==> run K <==
==> flow/design.v <==
module ALU (
    input wire [4:0] ALUOp,
    input wire [31:0] A,
    input wire [31:0] B,
    output wire [31:0] Result,
    output wire ALUExp
);
  wire [31:0] add_sub_res;
  wire [31:0] slt_res;
  wire [31:0] sltu_res;
  wire [31:0] and_res;
  wire [31:0] nor_res;
  wire [31:0] or_res;
  wire [31:0] xor_res;
  wire [31:0] sll_res;
  wire [31:0] sr_res;
  wire [31:0] lui_res;
  wire [31:0] mul_res;   
  wire [31:0] andn_res;
  wire [31:0] orn_res;
  wire [63:0] sr64_result;
  wire [63:0] mul64_res;   
  wire [31:0] div_res;   
  wire        add_ovf;
  wire        sub_ovf;
  wire        div_exc;
  wire        add_exc;
  wire        sub_exc;
  wire [31:0] adder_a;
  wire [31:0] adder_b;
  wire        adder_cin;
  wire [31:0] adder_res;
  wire        adder_cout;
  assign adder_a = A;
  assign adder_b = (ALUOp == 5'b00001 | ALUOp == 5'b00010 | ALUOp == 5'b00011) ? ~B : B;
  assign adder_cin = (ALUOp == 5'b00001 | ALUOp == 5'b00010 | ALUOp == 5'b00011) ? 1'b1 : 1'b0;
  assign {adder_cout, adder_res} = adder_a + adder_b + adder_cin;
  assign add_sub_res = adder_res;
  assign add_exc = (adder_a[31] ~^ adder_b[31]) & (adder_a[31] ^ adder_res[31]);
  assign sub_exc = (adder_a[31] ~^ adder_b[31]) & (adder_a[31] ^ adder_res[31]);
  assign add_ovf = add_exc;
  assign sub_ovf = sub_exc;
  assign slt_res = {31'b0, ((A[31] & ~B[31]) | ((A[31] ~^ B[31]) & adder_res[31]))};
  assign sltu_res = {31'b0, ~adder_cout};
  assign and_res = A & B;
  assign or_res = A | B;
  assign andn_res = A & ~B;
  assign orn_res = A | ~B;
  assign nor_res = ~(A | B);
  assign xor_res = A ^ B;
  assign lui_res = B;
  assign sll_res = A << B[4:0];
  assign sr64_result = {{32{(ALUOp == 5'b01010) & A[31]}}, A[31:0]} >> B[4:0];
  assign sr_res = sr64_result[31:0];
  assign mul64_res = A * B;
  assign mul_res = mul64_res[31:0];
  assign div_res = (B == 32'b0) ? 32'b0 : A / B;
  assign div_exc = (B == 32'b0);
  assign Result = ({32{ALUOp == 5'b00000}}   & add_sub_res
                  |{32{ALUOp == 5'b00001}}   & add_sub_res
                  |{32{ALUOp == 5'b00010}}   & slt_res
                  |{32{ALUOp == 5'b00011}}  & sltu_res
                  |{32{ALUOp == 5'b00100}}   & and_res
                  |{32{ALUOp == 5'b00101}}   & nor_res
                  |{32{ALUOp == 5'b00110}}    & or_res
                  |{32{ALUOp == 5'b00111}}   & xor_res
                  |{32{ALUOp == 5'b01000}}   & sll_res
                  |{32{ALUOp == 5'b01001}}   & sr_res
                  |{32{ALUOp == 5'b01010}}   & sr_res
                  |{32{ALUOp == 5'b01011}}   & lui_res
                  |{32{ALUOp == 5'b01100}}  & andn_res
                  |{32{ALUOp == 5'b01101}}   & orn_res
                  |{32{ALUOp == 5'b01110}}   & mul_res
                  |{32{ALUOp == 5'b01111}}   & div_res
                  |{32{ALUOp == 5'b00000}} & 32'b0);
  assign ALUExp = ({1{ALUOp == 5'b00000}}    & add_ovf
                  |{1{ALUOp == 5'b00001}}    & sub_ovf
                  |{1{ALUOp == 5'b01111}}    & div_exc);
endmodule
module alu_unit (
    input  wire        clk,
    input  wire        rst,
    input  wire        in_valid,
    output wire        in_ready,
    input  wire [ 4:0] in_op,
    input  wire [31:0] in_a,
    input  wire [31:0] in_b,
    output reg         out_valid,
    output reg  [31:0] out_result,
    output reg         out_exc
);
  reg        v1;
  reg [ 4:0] op1;
  reg [31:0] a1;
  reg [31:0] b1;
  wire [31:0] alu_res;
  wire        alu_exc;
  assign in_ready = 1'b1;
  ALU u_alu (
      .ALUOp (op1),
      .A     (a1),
      .B     (b1),
      .Result(alu_res),
      .ALUExp(alu_exc)
  );
  always @(posedge clk) begin
    if (rst) begin
      v1        <= 1'b0;
      out_valid <= 1'b0;
    end else begin
      v1        <= in_valid;
      out_valid <= v1;
    end
    op1        <= in_op;
    a1         <= in_a;
    b1         <= in_b;
    out_result <= alu_res;
    out_exc    <= alu_exc;
  end
endmodule
==> flow/run.sh <==
#!/bin/bash
# the make line also repeats each setting of config.mk as NAME=value (left out here)
make -C /OpenROAD-flow-scripts/flow DESIGN_CONFIG=/design/flow/config.mk WORK_HOME=/design/flow/orfs CLKGATE_MAP_FILE= finish
==> flow/config.mk <==
export PLATFORM = sky130hd
export DESIGN_NAME = alu_unit
export DESIGN_NICKNAME = alu_unit
export VERILOG_FILES = /design/flow/design.v
export SDC_FILE = /design/flow/constraint.sdc
export NUM_CORES = 4
export LEC_CHECK = 0
export CAP_MARGIN = 0
export CELL_PAD_IN_SITES_GLOBAL_PLACEMENT = 3
export CORE_MARGIN = 2
export CORE_UTILIZATION = 29
export CTS_CLUSTER_DIAMETER = 105
export CTS_CLUSTER_SIZE = 48
export GPL_ROUTABILITY_DRIVEN = 1
export GPL_TIMING_DRIVEN = 0
export HOLD_SLACK_MARGIN = 0.1
export MAX_ROUTING_LAYER = met4
export MIN_ROUTING_LAYER = met2
export PLACE_DENSITY_LB_ADDON = 0.21
export SLEW_MARGIN = 35
export TNS_END_PERCENT = 20
==> flow/constraint.sdc <==
create_clock -name core_clock -period 84.3 [get_ports {clk}]
set_input_delay 16.8600 -clock core_clock [delete_from_list [all_inputs] [get_ports {clk}]]
set_output_delay 16.8600 -clock core_clock [all_outputs]
set_load 0.01 [all_outputs]
==> inputs of run A, as changes to run K <==
==> flow/config.mk (replaced) <==
export PLATFORM = sky130hd
export DESIGN_NAME = alu_unit
export DESIGN_NICKNAME = alu_unit
export VERILOG_FILES = /design/flow/design.v
export SDC_FILE = /design/flow/constraint.sdc
export NUM_CORES = 4
export LEC_CHECK = 0
export ABC_AREA = 1
export CAP_MARGIN = 20
export CELL_PAD_IN_SITES_DETAIL_PLACEMENT = 2
export CORE_MARGIN = 2
export CORE_UTILIZATION = 40
export CTS_CLUSTER_SIZE = 84
export GPL_ROUTABILITY_DRIVEN = 0
export PLACE_DENSITY = 0.6
export SLEW_MARGIN = 20
==> flow/constraint.sdc (replaced) <==
create_clock -name core_clock -period 64.0 [get_ports {clk}]
set_input_delay 12.8000 -clock core_clock [delete_from_list [all_inputs] [get_ports {clk}]]
set_output_delay 12.8000 -clock core_clock [all_outputs]
set_load 0.01 [all_outputs]
==> inputs of run H, as changes to run K <==
==> flow/config.mk (replaced) <==
export PLATFORM = sky130hd
export DESIGN_NAME = alu_unit
export DESIGN_NICKNAME = alu_unit
export VERILOG_FILES = /design/flow/design.v
export SDC_FILE = /design/flow/constraint.sdc
export NUM_CORES = 4
export LEC_CHECK = 0
export CAP_MARGIN = 20
export CORE_MARGIN = 2
export CORE_UTILIZATION = 46
export CTS_CLUSTER_DIAMETER = 333
export CTS_CLUSTER_SIZE = 100
export SLEW_MARGIN = 5
==> flow/constraint.sdc (replaced) <==
create_clock -name core_clock -period 64.0 [get_ports {clk}]
set_input_delay 12.8000 -clock core_clock [delete_from_list [all_inputs] [get_ports {clk}]]
set_output_delay 12.8000 -clock core_clock [all_outputs]
set_load 0.01 [all_outputs]
==> impl_metrics.json <==
{
  "run.stop_error": "[ERROR DPL-0033] detailed placement checks failed during check placement.",
  "average_size_of_a_mapped_cell_um2": 6.51,
  "core.rowCount": 137,
  "synth.cellmix.adderShare_pct": 32.8,
  "synthesis.area_mm2": 0.0560,
  "ys_sh_mux_pct": 0.500,
  "width_of_the_die_um": 378,
  "yosysChipArea_mm2": 0.0560,
  "outcome.stop_stage": "detailed placement",
  "outcome": "stopped before the end"
}
the above is filed under run A

==> impl_metrics.json <==
{
  "outcome": "stopped before the end",
  "outcome.stop_stage": "global routing",
  "run.stop_error": "[ERROR GRT-0232] Routing congestion too high. Check the congestion heatmap in the GUI.",
  "synthesis.area_mm2": 0.0548,
  "yosysChipArea_mm2": 0.0548
}
the above is filed under run K

==> impl_metrics.json <==
{
  "outcome": "timing/DRC/antenna clean",
  "yosysChipArea_mm2": 0.0548,
  "width_of_the_die_um": 349,
  "average_size_of_a_mapped_cell_um2": 7.36,
  "synthesis.area_mm2": 0.0548,
  "synth.lib_cells_used.distinct": 102,
  "synth.cellmix.adderShare_pct": 33.5,
  "ys_sh_mux_pct": 3.79
}
the above is filed under run H

